Setup of wip/ember:
==> flow/design.v (excerpt) <==
module ALU_Top #(parameter width = 16 ,
                   Arith_width = width + width ,
                   Logic_width = width,	
                   CMP_width   = width,
                   Shift_width = width)(
input wire [width-1:0] A,
input wire [width-1:0] B,
input wire CLK,
input wire RST,
input wire [3:0] ALU_FUN,
output wire [Arith_width-1:0]  Arith_OUT,
output wire                    Carry_OUT,
output wire                    Arith_Flag,
output wire [Logic_width-1:0]  Logic_OUT,  
output wire                    Logic_Flag,
output wire [CMP_width-1:0]    CMP_OUT,    
output wire                    CMP_Flag,
output wire [Shift_width-1:0]  Shift_OUT,
output wire                    Shift_Flag
);
clock: 154.0 ns
lec_check: 0
cap_margin: 0
cell_pad_in_sites_detail_placement: 1
core_aspect_ratio: 0.83
core_margin: 2
core_utilization: 18
cts_cluster_diameter: 388
gpl_timing_driven: 1
min_routing_layer: met2
place_density_lb_addon: 0.08
slew_margin: 20
tns_end_percent: 75
run.sh (not shown) runs the stock make flow with config.mk's settings and CLKGATE_MAP_FILE=.
Relative to wip/ember, the following input files were edited for wip/harbor:
==> flow/config.mk <==
export PLATFORM = sky130hd
export DESIGN_NAME = ALU_Top
export DESIGN_NICKNAME = ALU_Top
export VERILOG_FILES = /design/flow/design.v
export SDC_FILE = /design/flow/constraint.sdc
export NUM_CORES = 4
export LEC_CHECK = 0
export ABC_AREA = 1
export CAP_MARGIN = 0
export CELL_PAD_IN_SITES_DETAIL_PLACEMENT = 1
export CORE_ASPECT_RATIO = 1.35
export CORE_MARGIN = 10
export CORE_UTILIZATION = 66
export CTS_CLUSTER_DIAMETER = 38
export CTS_CLUSTER_SIZE = 99
export GPL_TIMING_DRIVEN = 1
export MAX_ROUTING_LAYER = met4
export MIN_ROUTING_LAYER = met2
export PLACE_DENSITY_LB_ADDON = 0.08
export SETUP_SLACK_MARGIN = 5.0
export SLEW_MARGIN = 20
export TNS_END_PERCENT = 80
--- outcome ---
- For wip/harbor, the flow was terminated by a tool error in 3_5_place_dp and produced no final design.
- Going from wip/ember to wip/harbor, number of top-level pins held, distinct cell type count of the synthesized netlist down 25%, Yosys chip area now smaller, cell area after synthesis now sits lower.
- When wip/harbor is set beside wip/ember, its chip area turns out to be 180000 um^2 smaller.
For wip/tundra, these inputs were changed with respect to wip/harbor:
==> flow/config.mk <==
export PLATFORM = sky130hd
export DESIGN_NAME = ALU_Top
export DESIGN_NICKNAME = ALU_Top
export VERILOG_FILES = /design/flow/design.v
export SDC_FILE = /design/flow/constraint.sdc
export NUM_CORES = 4
export LEC_CHECK = 0
export CAP_MARGIN = 0
export CELL_PAD_IN_SITES_DETAIL_PLACEMENT = 2
export CORE_ASPECT_RATIO = 0.81
export CORE_MARGIN = 2
export CORE_UTILIZATION = 18
export GPL_TIMING_DRIVEN = 1
export PLACE_DENSITY_LB_ADDON = 0.08
export SLEW_MARGIN = 20
export TNS_END_PERCENT = 50
--- outcome ---
wip/tundra finished all stages; the layout is clean. When wip/tundra is set beside wip/harbor, its core region area turns out to be 190000 um^2 larger. [compare] base=wip/harbor new=wip/tundra: total die size shows an increase of 180000 um^2, area of the mapped netlist shows an increase of 1500 um^2, sequential share of the synthesized area shows no meaningful change.

Starting RTL as in the previous note.
Design ALU_Top, start of the top module:
module ALU_Top #(parameter width = 16 ,
                   Arith_width = width + width ,
                   Logic_width = width,	
                   CMP_width   = width,
                   Shift_width = width)(
input wire [width-1:0] A,
input wire [width-1:0] B,
input wire CLK,
input wire RST,
input wire [3:0] ALU_FUN,
output wire [Arith_width-1:0]  Arith_OUT,
output wire                    Carry_OUT,
output wire                    Arith_Flag,
output wire [Logic_width-1:0]  Logic_OUT,  
output wire                    Logic_Flag,
output wire [CMP_width-1:0]    CMP_OUT,    
output wire                    CMP_Flag,
output wire [Shift_width-1:0]  Shift_OUT,
output wire                    Shift_Flag
);
make LEC_CHECK=0 CAP_MARGIN=20 CORE_MARGIN=2 CORE_UTILIZATION=40 CTS_CLUSTER_DIAMETER=156 CTS_CLUSTER_SIZE=49 SLEW_MARGIN=20 TNS_END_PERCENT=50 finish   # period 95.0 ns
==> next run, changes <==
--- a/flow/config.mk
+++ b/flow/config.mk
@@ -7,8 +7,10 @@
 export LEC_CHECK = 0
 export CAP_MARGIN = 20
+export CORE_ASPECT_RATIO = 0.5
 export CORE_MARGIN = 2
-export CORE_UTILIZATION = 40
-export CTS_CLUSTER_DIAMETER = 156
-export CTS_CLUSTER_SIZE = 49
+export CORE_UTILIZATION = 50
+export CTS_CLUSTER_DIAMETER = 339
+export CTS_CLUSTER_SIZE = 100
+export PLACE_DENSITY = 0.81
 export SLEW_MARGIN = 20
-export TNS_END_PERCENT = 50
+export TNS_END_PERCENT = 10
Effect: Routed wire length is lower by 2.5%; cell area is lower by 6.8%; fmax is lower by 1.1%; hold slack loses 0.15 ns.
==> next run, changes <==
==> flow/config.mk (replaced) <==
export PLATFORM = sky130hd
export DESIGN_NAME = ALU_Top
export DESIGN_NICKNAME = ALU_Top
export VERILOG_FILES = /design/flow/design.v
export SDC_FILE = /design/flow/constraint.sdc
export NUM_CORES = 4
export LEC_CHECK = 0
export CAP_MARGIN = 20
export CORE_MARGIN = 2
export CORE_UTILIZATION = 40
export SLEW_MARGIN = 20
==> flow/constraint.sdc (replaced) <==
create_clock -name core_clock -period 92.7 [get_ports {CLK}]
set_input_delay 18.5400 -clock core_clock [delete_from_list [all_inputs] [get_ports {CLK}]]
set_output_delay 18.5400 -clock core_clock [all_outputs]
set_load 0.01 [all_outputs]
Synthesized area stays the same.
Clock-buffer cell count stays the same.
Sequential share of layout area went down by 0.22 points.
Cell area is higher by 6.9%.
Via count falls by 1.0%.
Synthesized cell count does not change.
Critical path depth grows by 5.
==> next run, changes <==
--- a/flow/config.mk
+++ b/flow/config.mk
@@ -8,4 +8,4 @@
 export CAP_MARGIN = 20
 export CORE_MARGIN = 2
-export CORE_UTILIZATION = 40
+export CORE_UTILIZATION = 53
 export SLEW_MARGIN = 20
==> flow/constraint.sdc (replaced) <==
create_clock -name core_clock -period 76.9 [get_ports {CLK}]
set_input_delay 15.3800 -clock core_clock [delete_from_list [all_inputs] [get_ports {CLK}]]
set_output_delay 15.3800 -clock core_clock [all_outputs]
set_load 0.01 [all_outputs]
Result: With this change the flow completed, yet does not pass: capacitance limit, slew limit, setup timing; sequential cell count is unchanged; critical path depth rose by 13; via count rose by 27%; worst hold slack got worse by 0.0049 ns.
==> next run, changes <==
--- a/flow/config.mk
+++ b/flow/config.mk
@@ -8,4 +8,4 @@
 export CAP_MARGIN = 20
 export CORE_MARGIN = 2
-export CORE_UTILIZATION = 53
+export CORE_UTILIZATION = 34
 export SLEW_MARGIN = 20
==> flow/constraint.sdc (replaced) <==
create_clock -name core_clock -period 92.7 [get_ports {CLK}]
set_input_delay 18.5400 -clock core_clock [delete_from_list [all_inputs] [get_ports {CLK}]]
set_output_delay 18.5400 -clock core_clock [all_outputs]
set_load 0.01 [all_outputs]
Effect: With this change the flow passed the timing, design-rule and antenna checks. Area after synthesis stays the same. Worst hold slack gets better by 0.011 ns. Final area came out lower by 29%. Non-clock buffer count goes down by 2182. Sequential cell count is unchanged. Global-route usage fell by 19 points. Core utilization falls by 47 points. Die area increases by 55%.
